==> flow/design.v <==
`timescale 1ns / 1ps
module adder_1bit(a, b, ci, s, co);
	input wire a,b,ci;
	output wire s,co;
	and (c1,a,b), (c2,b,ci), (c3,a,ci);
	xor (s1,a,b), (s,s1,ci);
	or (co,c1,c2,c3);
endmodule
`timescale 1ns / 1ps
module adder_32bits(A, B, Ctr, S, Co,Cy);
	parameter size=32;
   input [size:1] A;
   input [size:1] B;
   input Ctr;
   output [size:1] S;
   output Co;
	output Cy;
	wire[size-1:1]  Ctemp;
	wire[size:1]    Bo;
	assign Bo={32{Ctr}}^B;
adder_1bit 	A1(.a(A[1]),.b(Bo[1]),.ci(Ctr),.s(S[1]),.co(Ctemp[1])),
		A2(A[2],Bo[2],Ctemp[1],S[2],Ctemp[2]),
		A3(A[3],Bo[3],Ctemp[2],S[3],Ctemp[3]),
		A4(A[4],Bo[4],Ctemp[3],S[4],Ctemp[4]),
		A5(A[5],Bo[5],Ctemp[4],S[5],Ctemp[5]),
		A6(A[6],Bo[6],Ctemp[5],S[6],Ctemp[6]),
		A7(A[7],Bo[7],Ctemp[6],S[7],Ctemp[7]),
		A8(A[8],Bo[8],Ctemp[7],S[8],Ctemp[8]),
		A9(A[9],Bo[9],Ctemp[8],S[9],Ctemp[9]),
		A10(A[10],Bo[10],Ctemp[9],S[10],Ctemp[10]),
		A11(A[11],Bo[11],Ctemp[10],S[11],Ctemp[11]),
		A12(A[12],Bo[12],Ctemp[11],S[12],Ctemp[12]),
		A13(A[13],Bo[13],Ctemp[12],S[13],Ctemp[13]),
		A14(A[14],Bo[14],Ctemp[13],S[14],Ctemp[14]),
		A15(A[15],Bo[15],Ctemp[14],S[15],Ctemp[15]),
		A16(A[16],Bo[16],Ctemp[15],S[16],Ctemp[16]),
		A17(A[17],Bo[17],Ctemp[16],S[17],Ctemp[17]),
		A18(A[18],Bo[18],Ctemp[17],S[18],Ctemp[18]),
		A19(A[19],Bo[19],Ctemp[18],S[19],Ctemp[19]),
		A20(A[20],Bo[20],Ctemp[19],S[20],Ctemp[20]),
		A21(A[21],Bo[21],Ctemp[20],S[21],Ctemp[21]),
		A22(A[22],Bo[22],Ctemp[21],S[22],Ctemp[22]),
		A23(A[23],Bo[23],Ctemp[22],S[23],Ctemp[23]),
		A24(A[24],Bo[24],Ctemp[23],S[24],Ctemp[24]),
		A25(A[25],Bo[25],Ctemp[24],S[25],Ctemp[25]),
		A26(A[26],Bo[26],Ctemp[25],S[26],Ctemp[26]),
		A27(A[27],Bo[27],Ctemp[26],S[27],Ctemp[27]),
		A28(A[28],Bo[28],Ctemp[27],S[28],Ctemp[28]),
		A29(A[29],Bo[29],Ctemp[28],S[29],Ctemp[29]),
		A30(A[30],Bo[30],Ctemp[29],S[30],Ctemp[30]),
		A31(A[31],Bo[31],Ctemp[30],S[31],Ctemp[31]),
		A32(A[32],Bo[32],Ctemp[31],S[32],Co);
		assign Cy=(!(A[32]^Bo[32]))*(A[32]^S[32]);
endmodule
module mul_32_32_64(clk, rst, start, a, b, out, idle);
   input clk;
   input rst;
   input start;
   input [31:0] a, b;
   output reg [63:0] out;
   output idle;
   reg [63:0]        out_r;
   parameter START = 1'b0, CALC = 1'b1;
   reg [4:0]         count;
   reg               state;
   reg               last;
   wire [33:0]       tmp_sum;
   wire [33:0]       a_ext;
   wire [33:0]       addend;
   wire [2:0]        booth;
   assign idle = (state == START);
   assign a_ext = {{2{a[31]}}, a};
   assign booth = {out_r[1:0], last};
   assign addend = (booth[1] ^ booth[0]) ? a_ext : {a_ext[32:0], 1'b0} & {34{booth[2] ^ booth[0]}};
   assign tmp_sum = {{2{out_r[63]}}, out_r[63:32]} + (addend ^ {34{booth[2]}}) + {33'b0, booth[2]};
   always @(posedge clk) begin
      if (rst) begin
         state <= START;
         count <= 5'b00000;
      end else begin
      case (state)
        START: begin
           if (start) begin
              out_r <= {32'b0, b};
              last <= 1'b0;
              count <= 5'b00000;
              state <= CALC;
           end
        end
        CALC: begin
           if (~count[4]) begin
              count <= count + 1;
              out_r[63:30] <= tmp_sum[33:0];
              out_r[29:0] <= out_r[31:2];
              last <= out_r[1];
           end  
           else begin
              out <= out_r;
              state <= START;
              count <= 5'b00000;
           end
        end  
        default:;
      endcase  
      end
   end  
endmodule  
module div_64_32_32(clk, rst, start, a, b, quo, mod, idle);
   input clk;
   input rst;
   input start;
   input [63:0] a;
   input [31:0] b;
   output reg [31:0] quo, mod;
   output idle;
   reg [31:0]        quo_r;
   reg [33:0]        mod_r;
   parameter START = 2'b00, CALC = 2'b01, FIN = 2'b11;
   reg [1:0]         state;
   reg [4:0]         count;
   wire [33:0]       b_ext;
   wire [33:0]       tmp_sum;
   reg               op;
   assign idle = (state == START);
   assign b_ext = {2'b00, b};
   assign tmp_sum = mod_r + (b_ext ^ {34{op}}) + {33'b0, op};
   always @(posedge clk) begin
      if (rst) begin
         state <= START;
         count <= 5'b00000;
      end else begin
      case (state)
        START: begin
           if (start) begin
              mod_r <= {1'b0, a[63:31]};
              quo_r <= {a[30:0], 1'b0};
              op <= 1;     
              count <= 5'b00000;
              state <= CALC;
           end
        end
        CALC: begin
           if (count != 5'b11111) begin
              mod_r <= {tmp_sum[32:0], quo_r[31]};
              quo_r <= {quo_r[30:0], ~tmp_sum[33]};
              op <= ~tmp_sum[33];
              count <= count + 1;
           end
           else begin
              quo_r <= {quo_r[30:0], ~tmp_sum[33]};
              mod_r <= tmp_sum[33] ? tmp_sum + b_ext : tmp_sum;
              state <= FIN;
              count <= 5'b00000;
           end
        end
        FIN: begin
           quo <= quo_r;
           mod <= mod_r[31:0];
           state <= START;
           count <= 5'b00000;
        end
        default: state <= START;
      endcase  
      end
   end  
endmodule  
module int_calc(clk, rst, start, A, B, done, int_add, int_sub, int_mul, int_div, int_mod, addCo, addCy, subCo, subCy);
   input clk;
   input rst;
   input start;
   input [63:0] A;
   input [31:0] B;
   output done;
   output [31:0] int_add;
   output [31:0] int_sub;
   output [63:0] int_mul;
   output [31:0] int_div;
   output [31:0] int_mod;
	output addCo;
	output addCy;
	output subCo;
	output subCy;
   reg [31:0] a_r;
   reg [31:0] b_r;
   reg        busy;
   wire       mul_idle;
   wire       div_idle;
   assign done = busy & mul_idle & div_idle;
   always @(posedge clk) begin
      if (start) begin
         a_r <= A[31:0];
         b_r <= B;
      end
      if (rst) busy <= 1'b0;
      else if (start) busy <= 1'b1;
      else if (done) busy <= 1'b0;
   end
   adder_32bits adder(.A(a_r),
                      .B(b_r),
                      .Ctr(1'b0),
                      .S(int_add),
                      .Co(addCo),
                      .Cy(addCy));
   adder_32bits suber(.A(a_r),
                      .B(b_r),
                      .Ctr(1'b1),
                      .S(int_sub),
                      .Co(subCo),
                      .Cy(subCy));
   mul_32_32_64 muler(.clk(clk),
                      .rst(rst),
                      .start(start),
                      .a(a_r),
                      .b(B),
                      .out(int_mul),
                      .idle(mul_idle));
   div_64_32_32 diver(.clk(clk),
                      .rst(rst),
                      .start(start),
                      .a(A),
                      .b(b_r),
                      .quo(int_div),
                      .mod(int_mod),
                      .idle(div_idle));
endmodule  
clock: 10.6 ns
lec_check: 0
cap_margin: 20
core_margin: 2
core_utilization: 72
cts_cluster_size: 39
place_density: 0.37
setup_slack_margin: 1.05
slew_margin: 20
run.sh (not shown) runs the stock make flow with config.mk's settings and CLKGATE_MAP_FILE=.
The first run finished but fails on negative setup slack.
Change:
- CORE_UTILIZATION: 72 -> 40
- CTS_CLUSTER_SIZE: 39 -> not set
- PLACE_DENSITY: 0.37 -> not set
- SETUP_SLACK_MARGIN: 1.05 -> 1.5
- clock period: 10.6 -> 21.0 ns (I/O delays scaled with it)
What happened:
- This time the run finished with timing, DRC and antenna clean
- total power came out lower by 51%
- via count falls by about 16%
- first-iteration DRC count shrinks by 71%
- routed wire length fell by about 15%
- worst setup slack gains 7200 ps
Change:
- CORE_UTILIZATION: 40 -> 72
- PLACE_DENSITY_LB_ADDON: not set -> 0.27
- SETUP_SLACK_MARGIN: 1.5 -> not set
- clock period: 21.0 -> 15.0 ns (I/O delays scaled with it)
This time the run finished with negative setup slack left.
Count of clock-buffer cells in the layout fell by 3.
Critical path depth is unchanged.
Power rose by well over a third.
Setup slack degrades by 3400 ps.
Clock skew is about the same.
First-iteration DRC count rose to 2.6 times its value.
Change:
- ABC_AREA: not set -> 1
- CTS_CLUSTER_SIZE: not set -> 23
- PLACE_DENSITY: not set -> 0.79
- PLACE_DENSITY_LB_ADDON: 0.27 -> not set
- clock period: 15.0 -> 12.2 ns (I/O delays scaled with it)
What happened: The changed run produced a layout that fails on negative setup slack. Final cell count went up by a quarter to a third. Non-clock buffer count came out higher by 11. Global-route usage increases by 5.3 points. Via count is higher by about a fifth. Wire length increases by about a fifth. Sequential power came out higher by a quarter to a third. Sequential cell count does not change. Clock skew barely changes. Synthesized area came out higher by a few percent.
Power figures rest on the tool's default switching activity, not on a simulated workload.
